==> inputs of v20 <==
==> flow/design.v <==
module RandomNumberGenerator(clk, rst, load, key_x, seed_r, seed_g, seed_b, Rout, Gout, Bout, Key_ready);
    input wire clk;
    input wire rst;
    input wire load;                  
    input wire [15:0] key_x;          
    input wire [15:0] seed_r;         
    input wire [15:0] seed_g;
    input wire [15:0] seed_b;
    output reg [7:0] Rout;
    output reg [7:0] Gout;
    output reg [7:0] Bout;
    output reg Key_ready;
    wire Rout_bit;
    wire Gout_bit;
    wire Bout_bit;
    reg[15:0] Rlfsr;
    reg[15:0] Glfsr;
    reg[15:0] Blfsr;
    reg [2:0] bit_count;
    wire Rfeedback_lfsr;
    wire Gfeedback_lfsr;
    wire Bfeedback_lfsr;
    wire Rout_lfsr;
    wire Gout_lfsr;
    wire Bout_lfsr;
    reg signed [15:0] x; 
    reg signed [31:0] x_square; 
    reg signed [31:0] x_mult;  
    reg signed [15:0] x_next;
    wire out_chaotic;
    assign Rfeedback_lfsr = Rlfsr[15] ^ Rlfsr[13] ^ Rlfsr[12] ^ Rlfsr[10]; 
    assign Gfeedback_lfsr = Glfsr[15] ^ Glfsr[13] ^ Glfsr[12] ^ Glfsr[10]; 
    assign Bfeedback_lfsr = Blfsr[15] ^ Blfsr[13] ^ Blfsr[12] ^ Blfsr[10]; 
    assign Rout_lfsr = Rlfsr[15];
    assign Gout_lfsr = Glfsr[15];
    assign Bout_lfsr = Blfsr[15];
    assign out_chaotic = x_next[15];
    assign Rout_bit = Rout_lfsr ^ out_chaotic;
    assign Gout_bit = Gout_lfsr ^ out_chaotic;
    assign Bout_bit = Bout_lfsr ^ out_chaotic;
    always @(posedge clk or posedge rst) begin
        if (rst) begin
            Rlfsr <= 16'b0000000000000001;
            Glfsr <= 16'b0000000000000010;
            Blfsr <= 16'b0000000000000011;
            x <= 16'sh7EF0;                          
            Rout <= 8'b0;
            Gout <= 8'b0;
            Bout <= 8'b0;
            Key_ready <= 0;
            bit_count <=0;
            x_square <= 0;
            x_next <= 0;
            x_mult <= 0;
        end
        else if (load) begin
            Rlfsr <= seed_r;
            Glfsr <= seed_g;
            Blfsr <= seed_b;
            x <= key_x;
            Rout <= 8'b0;
            Gout <= 8'b0;
            Bout <= 8'b0;
            Key_ready <= 0;
            bit_count <=0;
            x_square <= 0;
            x_next <= 0;
            x_mult <= 0;
        end
        else begin
            Rlfsr <= {Rlfsr[14:0], Rfeedback_lfsr};
            Glfsr <= {Glfsr[14:0], Gfeedback_lfsr};
            Blfsr <= {Blfsr[14:0], Bfeedback_lfsr};
            Rout <= {Rout[6:0], Rout_bit};
            Gout <= {Gout[6:0], Gout_bit};
            Bout <= {Bout[6:0], Bout_bit};
            if (bit_count == 3'd7) begin
                Key_ready <= 1;   
                bit_count <= 0;
            end 
            else begin
                Key_ready <= 0;
                bit_count <= bit_count + 1;
            end
            x_square <= x * x;                        
            x_mult <= x_square <<< 1;                 
            x_next <= 16'sh7FFF - x_mult[30:15];      
            x <= x_next;
        end
    end
endmodule
==> flow/run.sh <==
#!/bin/bash
# the make line also repeats each setting of config.mk as NAME=value (left out here)
make -C /OpenROAD-flow-scripts/flow DESIGN_CONFIG=/design/flow/config.mk WORK_HOME=/design/flow/orfs CLKGATE_MAP_FILE= finish
==> flow/config.mk <==
export PLATFORM = sky130hd
export DESIGN_NAME = RandomNumberGenerator
export DESIGN_NICKNAME = RandomNumberGenerator
export VERILOG_FILES = /design/flow/design.v
export SDC_FILE = /design/flow/constraint.sdc
export NUM_CORES = 4
export LEC_CHECK = 0
export ABC_AREA = 1
export CAP_MARGIN = 20
export CORE_ASPECT_RATIO = 0.5
export CORE_MARGIN = 2
export CORE_UTILIZATION = 40
export CTS_CLUSTER_DIAMETER = 362
export CTS_CLUSTER_SIZE = 99
export HOLD_SLACK_MARGIN = -0.09
export PLACE_DENSITY_LB_ADDON = 0.28
export SETUP_SLACK_MARGIN = 2.61
export SLEW_MARGIN = 5
export TNS_END_PERCENT = 20
==> flow/constraint.sdc <==
create_clock -name core_clock -period 10.0 [get_ports {clk}]
set_input_delay 2.0000 -clock core_clock [delete_from_list [all_inputs] [get_ports {clk}]]
set_output_delay 2.0000 -clock core_clock [all_outputs]
set_load 0.01 [all_outputs]
==> v30: changes against v20 <==
ABC_AREA = default   (was 1)
CORE_ASPECT_RATIO = default   (was 0.5)
CTS_CLUSTER_DIAMETER = default   (was 362)
CTS_CLUSTER_SIZE = default   (was 99)
HOLD_SLACK_MARGIN = default   (was -0.09)
PLACE_DENSITY_LB_ADDON = default   (was 0.28)
SETUP_SLACK_MARGIN = default   (was 2.61)
SLEW_MARGIN = 20   (was 5)
TNS_END_PERCENT = default   (was 20)
==> v35: changes against v20 <==
ABC_AREA = default   (was 1)
CORE_UTILIZATION = 68   (was 40)
CTS_CLUSTER_DIAMETER = 218   (was 362)
CTS_CLUSTER_SIZE = 98   (was 99)
HOLD_SLACK_MARGIN = default   (was -0.09)
PLACE_DENSITY_LB_ADDON = 0.3   (was 0.28)
SETUP_SLACK_MARGIN = default   (was 2.61)
SLEW_MARGIN = 20   (was 5)
TNS_END_PERCENT = 5   (was 20)
==> Changelog: implementation <==
### Implementation results

- Summed standard-cell area reported by yosys: 0.0131 mm²
- Layout inverter count without the clock tree: about 310
- Placement Cell Area: between 0.01 and 0.015 mm²
- Run status: finished clean
- Worst-case clock skew: approximately 14 ps
- Critical Path RT: 10300 ps
The numbers above come from v35.

==> Changelog: implementation <==
### Implementation results

- Summed standard-cell area reported by yosys: 0.0131 mm²
- Kind of start point of the critical path: flip-flop
- Placement Cell Area: 0.0144 mm²
- Number of buffers other than clock buffers in the final layout: 93
- Main flop type after synthesis: sky130_fd_sc_hd__dfrtp_1
- Layout inverter count without the clock tree: 314
- Critical Path RT: 10290 ps
- Layout overhead on the synthesized area: 14.7%
- Run status: finished clean
The numbers above come from v30.

==> Changelog: implementation <==
### Implementation results

- DRC violations left: 0
- Number of design-rule violations left by the first detailed-router iteration: between 500 and 600
- Critical Path RT: between 10000 and 15000 ps
- Placement Cell Area: 0.0154 mm²
- TritonCTS Buffers: 17
- Summed standard-cell area reported by yosys: 0.0140 mm²
- Instance count after placement with tap cells included: around 2200
- Layout inverter count without the clock tree: between 400 and 500
- Cell at the root of the clock tree: sky130_fd_sc_hd__clkbuf_16
- Run status: finished clean
The numbers above come from v20.

